==> job 2742: inputs <==
Design cpu, start of the top module:
module cpu 
	(output wire [7:0] address,
	 output wire [7:0] to_memory,
	 output wire write,
	 input wire [7:0] from_memory, 
     input wire clk, reset);
clock: 3.07 ns
lec_check: 0
abc_area: 1
cap_margin: 20
core_aspect_ratio: 1.3
core_margin: 2
core_utilization: 72
cts_cluster_diameter: 320
cts_cluster_size: 98
place_density: 0.86
slew_margin: 20
run.sh (not shown) runs the stock make flow with config.mk's settings and CLKGATE_MAP_FILE=.
==> job 727 (differences from job 2742) <==
Settings changed: ABC_AREA 1 to unset, CORE_ASPECT_RATIO 1.3 to unset, CORE_UTILIZATION 72 to 63, CTS_CLUSTER_DIAMETER 320 to unset, CTS_CLUSTER_SIZE 98 to 42, PLACE_DENSITY 0.86 to unset.
==> flow/constraint.sdc (replaced) <==
create_clock -name core_clock -period 2.84 [get_ports {clk}]
set_input_delay 0.5680 -clock core_clock [delete_from_list [all_inputs] [get_ports {clk}]]
set_output_delay 0.5680 -clock core_clock [all_outputs]
set_load 0.01 [all_outputs]
==> summary of the runs <==
Against job 2742, the synthesized cell count of job 727 is lower by 13%. Against job 2742, the synthesized area of job 727 is higher by about 4.4%. Of job 727 and job 2742, job 727 has the higher die area (gap about 18%, measured against job 2742). Job 727 aborted during global routing. Job 2742 completed without violations.
==> figures <==
	job 2742	job 727
Outcome	no timing/DRC/antenna violations	aborted with a tool error
Failing step	-	global routing
Horizontal die size	83.55 um	103.1 um
Placed insts	1,065	1,064
Fraction of synthesized area in multiplexers	0%	5.867%
Share of synthesized area occupied by flip-flops and latches	21.55%	20.64%
Top-area cell type share of the netlist area	21.55%	20.64%
Standard cell core area	7963 um^2	9639 um^2
Floorplan Nets	993	866
Final weighted congestion of routability-driven global placement	1.290	1.153
Buffers inserted by post-CTS timing repair	9	19
Mapped Area	5923 um^2	6185 um^2
Number of gates resized after cts	12	103
Initial core utilization	74.39%	64.16%
Number of cell instances after yosys synthesis	943	816
Post-Synth AOI/OAI Area	13.77%	29.60%
Total die size	8975 um^2	10,630 um^2
Height of the chip	107.4 um	103.1 um

========
==> inputs of 11-02 <==
cpu again, from the RTL that the note above started with.
clock: 8.0 ns
lec_check: 0
cap_margin: 20
core_margin: 2
core_utilization: 47
cts_cluster_diameter: 339
cts_cluster_size: 17
place_density: 0.39
slew_margin: 15
tns_end_percent: 15
==> 09-15 (differences from 11-02) <==
Settings changed: ABC_AREA set to 1, CORE_UTILIZATION 47 to 72, CTS_CLUSTER_DIAMETER 339 to unset, CTS_CLUSTER_SIZE 17 to unset, PLACE_DENSITY 0.39 to unset, PLACE_DENSITY_LB_ADDON set to 0.08, SLEW_MARGIN 15 to 20, TNS_END_PERCENT 15 to unset.
==> flow/constraint.sdc (replaced) <==
create_clock -name core_clock -period 3.1 [get_ports {clk}]
set_input_delay 0.6200 -clock core_clock [delete_from_list [all_inputs] [get_ports {clk}]]
set_output_delay 0.6200 -clock core_clock [all_outputs]
set_load 0.01 [all_outputs]
==> 10-13 (differences from 11-02) <==
Settings changed: CORE_UTILIZATION 47 to 40, CTS_CLUSTER_DIAMETER 339 to unset, CTS_CLUSTER_SIZE 17 to unset, PLACE_DENSITY 0.39 to unset, SLEW_MARGIN 15 to 20, TNS_END_PERCENT 15 to unset.
==> flow/constraint.sdc (replaced) <==
create_clock -name core_clock -period 5.51 [get_ports {clk}]
set_input_delay 1.1020 -clock core_clock [delete_from_list [all_inputs] [get_ports {clk}]]
set_output_delay 1.1020 -clock core_clock [all_outputs]
set_load 0.01 [all_outputs]
==> 12-14 (differences from 11-02) <==
Settings changed: ABC_AREA set to 1, CORE_UTILIZATION 47 to 62, CTS_CLUSTER_DIAMETER 339 to unset, CTS_CLUSTER_SIZE 17 to 94, PLACE_DENSITY 0.39 to unset, SLEW_MARGIN 15 to 20, TNS_END_PERCENT 15 to unset.
==> flow/constraint.sdc (replaced) <==
create_clock -name core_clock -period 7.19 [get_ports {clk}]
set_input_delay 1.4380 -clock core_clock [delete_from_list [all_inputs] [get_ports {clk}]]
set_output_delay 1.4380 -clock core_clock [all_outputs]
set_load 0.01 [all_outputs]
==> results <==
quantity	10-13	12-14	11-02	09-15
Result of the run	no timing/DRC/antenna violations	no timing/DRC/antenna violations	no timing/DRC/antenna violations	no timing/DRC/antenna violations
Clock distribution power	0.000327 W	0.000181 W	0.000229 W	0.000432 W
Non-clk buf share	4.76%	4.48%	4.45%	7.22%
Per-cell routed wire length	24.0 um	17.6 um	23.6 um	18.2 um
Via count of the first global-routing pass	6330	6276	6036	6631
Hold/Removal Path Class	reg2reg	reg2reg	reg2reg	in2async
Comb group	0.00374 W	0.00214 W	0.00251 W	0.00522 W
Netlist area before placement	6180 um^2	5920 um^2	6180 um^2	5920 um^2
Power share of the sequential group	18.5%	19.3%	19.0%	18.4%
Data required time of the worst path	4.41 ns	5.75 ns	6.40 ns	2.48 ns
Drt initial violations	918	646	895	934
Area figure in the yosys stat output	6180 um^2	5920 um^2	6180 um^2	5920 um^2
Comb. cell area	4510 um^2	4050 um^2	4510 um^2	4090 um^2

========
==> v9: inputs <==
Starting RTL as in the previous note.
make LEC_CHECK=0 CAP_MARGIN=20 CELL_PAD_IN_SITES_GLOBAL_PLACEMENT=3 CORE_MARGIN=2 CORE_UTILIZATION=31 CTS_CLUSTER_DIAMETER=335 CTS_CLUSTER_SIZE=40 MIN_ROUTING_LAYER=met1 PLACE_DENSITY_LB_ADDON=0.06 SETUP_SLACK_MARGIN=0.83 SLEW_MARGIN=20 TNS_END_PERCENT=60 finish   # period 4.67 ns
==> inputs of v21, as changes to v9 <==
==> flow/config.mk (replaced) <==
export PLATFORM = sky130hd
export DESIGN_NAME = cpu
export DESIGN_NICKNAME = cpu
export VERILOG_FILES = /design/flow/design.v
export SDC_FILE = /design/flow/constraint.sdc
export NUM_CORES = 4
export LEC_CHECK = 0
export CAP_MARGIN = 20
export CORE_MARGIN = 2
export CORE_UTILIZATION = 70
export CTS_CLUSTER_SIZE = 42
export SLEW_MARGIN = 20
export TNS_END_PERCENT = 5
==> flow/constraint.sdc (replaced) <==
create_clock -name core_clock -period 3.21 [get_ports {clk}]
set_input_delay 0.6420 -clock core_clock [delete_from_list [all_inputs] [get_ports {clk}]]
set_output_delay 0.6420 -clock core_clock [all_outputs]
set_load 0.01 [all_outputs]
==> inputs of v26, as changes to v9 <==
==> flow/config.mk (replaced) <==
export PLATFORM = sky130hd
export DESIGN_NAME = cpu
export DESIGN_NICKNAME = cpu
export VERILOG_FILES = /design/flow/design.v
export SDC_FILE = /design/flow/constraint.sdc
export NUM_CORES = 4
export LEC_CHECK = 0
export CAP_MARGIN = 20
export CELL_PAD_IN_SITES_DETAIL_PLACEMENT = 0
export CORE_ASPECT_RATIO = 0.85
export CORE_MARGIN = 2
export CORE_UTILIZATION = 72
export CTS_CLUSTER_DIAMETER = 339
export MIN_ROUTING_LAYER = met1
export PLACE_DENSITY = 0.35
export SETUP_SLACK_MARGIN = -0.28
export SLEW_MARGIN = 20
==> flow/constraint.sdc (replaced) <==
create_clock -name core_clock -period 4.47 [get_ports {clk}]
set_input_delay 0.8940 -clock core_clock [delete_from_list [all_inputs] [get_ports {clk}]]
set_output_delay 0.8940 -clock core_clock [all_outputs]
set_load 0.01 [all_outputs]
==> notes <==
- v21 produced a layout that fails on setup timing. v26 completed with no timing, DRC or antenna violations. v9 passed the timing, DRC and antenna checks.
- In v26 the sequential power is smaller than in v21, by 25%.
- The lowest cell count belongs to v26, the highest to v9.
- Routed wire length: v21 is larger than v26 (9.0%).
- Combinational power: v21 > v9 > v26.
- Against v21, the worst hold slack of v9 is higher by 0.25 ns.
- Sequential share of layout area: v9 is lower than v26 (1.2 points).
- Worst setup slack, highest first: v9, v26, v21.
- Design area: v21 > v9 > v26.
Power and IR drop assume default switching activity.
